quartz:
## reciprocal_float
module reciprocal_float(
    input clk, rst,
    input start,
    input [31:0] x,
    output [31:0] out,
    output done, zero_flag
);
Size in the first run: about 100 flip-flops, ~69 I/O pins.
Settings: LEC_CHECK=0, ABC_AREA=1, CAP_MARGIN=0, CORE_ASPECT_RATIO=0.73, CORE_MARGIN=2, CORE_UTILIZATION=72, HOLD_SLACK_MARGIN=-0.04, MAX_ROUTING_LAYER=met5, PLACE_DENSITY=0.64, SETUP_SLACK_MARGIN=3.11, SLEW_MARGIN=20, TNS_END_PERCENT=35; clock period 9.21 ns.
run.sh (not shown) runs the stock make flow with config.mk's settings and CLKGATE_MAP_FILE=.
Setup changes, quartz to harbor
==> flow/config.mk <==
export PLATFORM = sky130hd
export DESIGN_NAME = reciprocal_float
export DESIGN_NICKNAME = reciprocal_float
export VERILOG_FILES = /design/flow/design.v
export SDC_FILE = /design/flow/constraint.sdc
export NUM_CORES = 4
export LEC_CHECK = 0
export CAP_MARGIN = 20
export CORE_MARGIN = 2
export CORE_UTILIZATION = 44
export SLEW_MARGIN = 20
==> flow/constraint.sdc <==
create_clock -name core_clock -period 6.16 [get_ports {clk}]
set_input_delay 1.2320 -clock core_clock [delete_from_list [all_inputs] [get_ports {clk}]]
set_output_delay 1.2320 -clock core_clock [all_outputs]
set_load 0.01 [all_outputs]
Notes after the runs:
- Area growth from synthesis to layout for harbor: 2.8 points up relative to quartz
- Compare quartz and harbor | net switching power of the design lower: quartz
- harbor ends up with lower leakage power summed over all cells than quartz does.
- Total number of cells along the worst setup path: harbor vs quartz down 10
- Between quartz and harbor, the final design instance area without fill does not differ in any meaningful way.
- [harbor] depth of the worst register-to-register path fell 10 relative to quartz
- There was hardly any difference in worst hold slack between quartz and harbor.

========
Setup of run 1:
reciprocal_float again, from the RTL that the note above started with.
make LEC_CHECK=0 ABC_AREA=1 CAP_MARGIN=20 CORE_ASPECT_RATIO=0.73 CORE_MARGIN=2 CORE_UTILIZATION=72 CTS_CLUSTER_DIAMETER=52 CTS_CLUSTER_SIZE=79 MAX_ROUTING_LAYER=met5 PLACE_DENSITY_LB_ADDON=0.01 SETUP_SLACK_MARGIN=-0.11 SLEW_MARGIN=20 TNS_END_PERCENT=90 finish   # period 5.26 ns
Inputs modified between run 1 and run 2:
- swapping 90 for 35 in TNS_END_PERCENT
- clearing CTS_CLUSTER_DIAMETER, which used to be 52
- clearing ABC_AREA, which used to be 1
- swapping -0.11 for 3.11 in SETUP_SLACK_MARGIN
- clearing CTS_CLUSTER_SIZE, which used to be 79
- clearing PLACE_DENSITY_LB_ADDON, which used to be 0.01
- swapping 72 for 61 in CORE_UTILIZATION
- swapping 5.26 for 11.4 in the clock period (ns, I/O delays scaled along)
==> comparison <==
Run 2: PASS, flow complete, no timing, DRC or antenna violations
Diff run 1 and run 2: final cell count lower in run 2
Comparing run 1 and run 2, maximum fanout encountered on the critical timing path is lower on run 1.
NOTE: final critical-path required period in run 2 exceeds that of run 1
Run 2 against run 1: core utilization of the finished layout down 13 points, cell area after synthesis shrank by 2.7%, post-place setup slack higher, setup slack up 4.68 ns.
What run 3 does differently from run 2 at the input level:
- PLACE_DENSITY newly set to 0.65
- SETUP_SLACK_MARGIN changed from 3.11 to 0.13
- the clock period (ns, I/O delays scaled along) changed from 11.4 to 5.26
[summary]
Although run 3 finished all stages, its layout failed final checks on negative setup slack.
Run 3 reports a higher depth of the worst register-to-register path than run 2 does.
The non-clock buffer instance count of the final layout number comes out higher for run 3 vs run 2.
Compared with run 2, run 3 degrades relative slew slack.
Edits applied to the flow inputs when going from run 3 to run 4:
- an added CTS_CLUSTER_SIZE of 100
- an added CTS_CLUSTER_DIAMETER of 166
- a change of SETUP_SLACK_MARGIN from 0.13 to 3.11
- a change of CORE_UTILIZATION from 61 to 60
- a change of the clock period (ns, I/O delays scaled along) from 5.26 to 11.4
--- outcome ---
- Of run 3 and run 4, just one finished clean: run 4.
- | run 3 | all stages done | FAIL | negative setup slack |
- Diff run 3 -> run 4 | total power | down by more than half
- Diff run 3 -> run 4: non-clock buffer count went down 57%; aggregate global-route resource usage went down 2.0 points; fmax went down about 13%.
- Run 4 against run 3: combinational gate count held steady; cell-internal power moved down; share of final layout cell area taken by clock buffers and inverters went up by 0.18 points; end-of-flow core utilization decreased 7.3 points; area taken by flip-flops and latches held steady.

========
Starting RTL as in the previous note.
Settings: LEC_CHECK=0, ABC_AREA=1, CAP_MARGIN=0, CELL_PAD_IN_SITES_GLOBAL_PLACEMENT=3, CORE_ASPECT_RATIO=1.03, CORE_MARGIN=2, CORE_UTILIZATION=61, CTS_CLUSTER_SIZE=43, GPL_ROUTABILITY_DRIVEN=1, MAX_ROUTING_LAYER=met5, MIN_ROUTING_LAYER=met2, PLACE_DENSITY_LB_ADDON=0.02, SETUP_SLACK_MARGIN=0.55, SLEW_MARGIN=40, TNS_END_PERCENT=5; clock period 3.8 ns.
The baseline did not get past global placement without I/O (FLW-0024).
Change:
ABC_AREA = unset   (was 1)
CAP_MARGIN = 20   (was 0)
CELL_PAD_IN_SITES_GLOBAL_PLACEMENT = unset   (was 3)
CORE_ASPECT_RATIO = unset   (was 1.03)
CORE_UTILIZATION = 40   (was 61)
CTS_CLUSTER_SIZE = unset   (was 43)
GPL_ROUTABILITY_DRIVEN = unset   (was 1)
MAX_ROUTING_LAYER = unset   (was met5)
MIN_ROUTING_LAYER = unset   (was met2)
PLACE_DENSITY_LB_ADDON = unset   (was 0.02)
SETUP_SLACK_MARGIN = unset   (was 0.55)
SLEW_MARGIN = 20   (was 40)
TNS_END_PERCENT = unset   (was 5)
clock period = 11.0 ns   (was 3.8 ns; I/O delays follow)
Outcome: Now the flow finished with timing, DRC and antenna clean. Synthesized area decreases by a few percent. Die size rises by well over a third. Synthesized cell count shrinks by a quarter to a third.
Change:
CORE_ASPECT_RATIO = 0.7   (was unset)
GPL_ROUTABILITY_DRIVEN = 0   (was unset)
The changed run went through all stages and came out clean.
Routed wire length fell by 0.42%.
Worst hold slack gains 6.7 ps.
First-iteration DRC count fell by 2.0%.
Global-route usage rose by 0.29 points.
Register-to-register slack loses 210 ps.
Power is about the same.
Count of clock-buffer cells in the layout is unchanged.
Critical path depth stays the same.
Final cell count rose by about 1.8%.
Cell area is about the same.
Change:
ABC_AREA = 1   (was unset)
CORE_ASPECT_RATIO = 0.5   (was 0.7)
CORE_MARGIN = 6   (was 2)
CORE_UTILIZATION = 20   (was 40)
CTS_CLUSTER_DIAMETER = 173   (was unset)
CTS_CLUSTER_SIZE = 100   (was unset)
GPL_ROUTABILITY_DRIVEN = unset   (was 0)
TNS_END_PERCENT = 35   (was unset)
Effect:
- The changed run ran to the end with no violations
- design area increases by a few percent
- synthesized area increases by a few percent
- routed wire length increases by about a fifth
- synthesized cell count increases by well over a third
- hold slack got worse by 8.7 ps
- cell count increases by well over a third
- utilization decreases by 22 points
- clock power decreases by roughly a tenth
- total power increases by roughly a tenth
- count of clock-buffer cells in the layout stays the same
Change:
CORE_ASPECT_RATIO = unset   (was 0.5)
CORE_MARGIN = 2   (was 6)
CORE_UTILIZATION = 72   (was 20)
CTS_CLUSTER_DIAMETER = unset   (was 173)
CTS_CLUSTER_SIZE = unset   (was 100)
TNS_END_PERCENT = unset   (was 35)
clock period = 6.54 ns   (was 11.0 ns; I/O delays follow)
Result: The changed run finished with timing, DRC and antenna clean; cell area drops by a few percent; die area is lower by well over a third; maximum frequency increases slightly.
Change:
ABC_AREA = unset   (was 1)
CTS_CLUSTER_DIAMETER = 84   (was unset)
PLACE_DENSITY_LB_ADDON = 0.28   (was unset)
clock period = 5.14 ns   (was 6.54 ns; I/O delays follow)
=> The new run stopped in global routing. Synthesized cell count went down by about 27%. Die area went down by about 2.6%. Area after synthesis went down by 2.7%.

========
Starting RTL as in the previous note.
export LEC_CHECK = 0
export ABC_AREA = 1
export CAP_MARGIN = 40
export CORE_MARGIN = 2
export CORE_UTILIZATION = 71
export CTS_CLUSTER_DIAMETER = 226
export CTS_CLUSTER_SIZE = 72
export HOLD_SLACK_MARGIN = 0.29
export PLACE_DENSITY = 0.64
export SLEW_MARGIN = 20
create_clock -name core_clock -period 4.0 [get_ports {clk}]
The first run reached the layout checks and failed them: setup timing.
Next try:
--- a/flow/config.mk
+++ b/flow/config.mk
@@ -8,2 +8 @@
-export ABC_AREA = 1
-export CAP_MARGIN = 40
+export CAP_MARGIN = 20
@@ -11,5 +10 @@
-export CORE_UTILIZATION = 71
-export CTS_CLUSTER_DIAMETER = 226
-export CTS_CLUSTER_SIZE = 72
-export HOLD_SLACK_MARGIN = 0.29
-export PLACE_DENSITY = 0.64
+export CORE_UTILIZATION = 40
==> flow/constraint.sdc (replaced) <==
create_clock -name core_clock -period 3.62 [get_ports {clk}]
set_input_delay 0.7240 -clock core_clock [delete_from_list [all_inputs] [get_ports {clk}]]
set_output_delay 0.7240 -clock core_clock [all_outputs]
set_load 0.01 [all_outputs]
Effect: The new run reached the layout checks and failed them: setup timing; routed wire length goes down by 8.3%; cell count goes down by 0.91%; non-clock buffer count came out higher by 285; register-to-register slack degrades by 1.3 ns; clock-buffer cell count stays the same; maximum frequency decreases by 17%.

========
north:
reciprocal_float again, from the RTL that the note above started with.
Settings: LEC_CHECK=0, ABC_AREA=1, CAP_MARGIN=0, CORE_ASPECT_RATIO=1.35, CORE_MARGIN=2, CORE_UTILIZATION=72, CTS_CLUSTER_DIAMETER=59, MAX_ROUTING_LAYER=met5, PLACE_DENSITY_LB_ADDON=0.19, SETUP_SLACK_MARGIN=1.15, SLEW_MARGIN=20, TNS_END_PERCENT=35; clock period 4.02 ns.
north: it failed with a tool error in 5_1_grt, so there are no final results.
#### Input delta (south over north)
- clearing SETUP_SLACK_MARGIN, which used to be 1.15
- clearing PLACE_DENSITY_LB_ADDON, which used to be 0.19
- clearing MAX_ROUTING_LAYER, which used to be met5
- clearing CTS_CLUSTER_DIAMETER, which used to be 59
- swapping 0 for 20 in CAP_MARGIN
- clearing ABC_AREA, which used to be 1
- clearing TNS_END_PERCENT, which used to be 35
- clearing CORE_ASPECT_RATIO, which used to be 1.35
- swapping 72 for 40 in CORE_UTILIZATION
- swapping 4.02 for 6.48 in the clock period (ns, I/O delays scaled along)
### Flow results
- south completed every stage of the flow, and the final layout passed the timing, design-rule and antenna checks.
- Re XOR/XNOR share of the synthesized area: north and south aren't equal, and the lower value belongs to north.
- south against north; yosys stat chip area is down by a few percent.
- Worst slack after detailed placement delta for south relative to north: 410 ps higher
- Between south and north, it is south whose synthesized area is lower, by 2.7%.
- Net count entering floorplan ended up 391 lower on south than on north.
- north fits on a die that is smaller than the die of south.
- Synthesized cell count of south falls short of that of north by more than a quarter.
- Summary of south over north: initial core utilization down 33 points, count of standard-cell rows saw an increase.
Relative to south, the following input files were edited for east:
- setting PLACE_DENSITY_LB_ADDON to 0.02 for the first time
- setting CTS_CLUSTER_SIZE to 80 for the first time
- setting MIN_ROUTING_LAYER to met2 for the first time
- changing the clock period (ns, I/O delays scaled along) from 6.48 to 11.0
east vs. south: overall power of the completed layout -40%; number of multi-input logic gates level; number of inserted filler cells in the final layout increased 61. Number of cells traversed by the worst register-to-register path in east vs south: up 4.
For west, these inputs were changed with respect to east:
- CORE_MARGIN: 2 -> 6
- PLACE_DENSITY_LB_ADDON: 0.02 -> unset
- GPL_TIMING_DRIVEN: unset -> 0
- TNS_END_PERCENT: unset -> 35
- MIN_ROUTING_LAYER: met2 -> unset
- CTS_CLUSTER_SIZE: 80 -> 11
- CORE_ASPECT_RATIO: unset -> 0.5
- CTS_CLUSTER_DIAMETER: unset -> 20
## What came out
A most used routing layer in global routing of met3 is what east shows, while met2 belongs to west. Across both runs, largest fanout on the critical path was lower for west than for east. Static power due to leakage: west worse than east. Diff east -> west: internal portion of total power barely changed, total power dropped 0.60%.
Power and IR drop assume default switching activity.
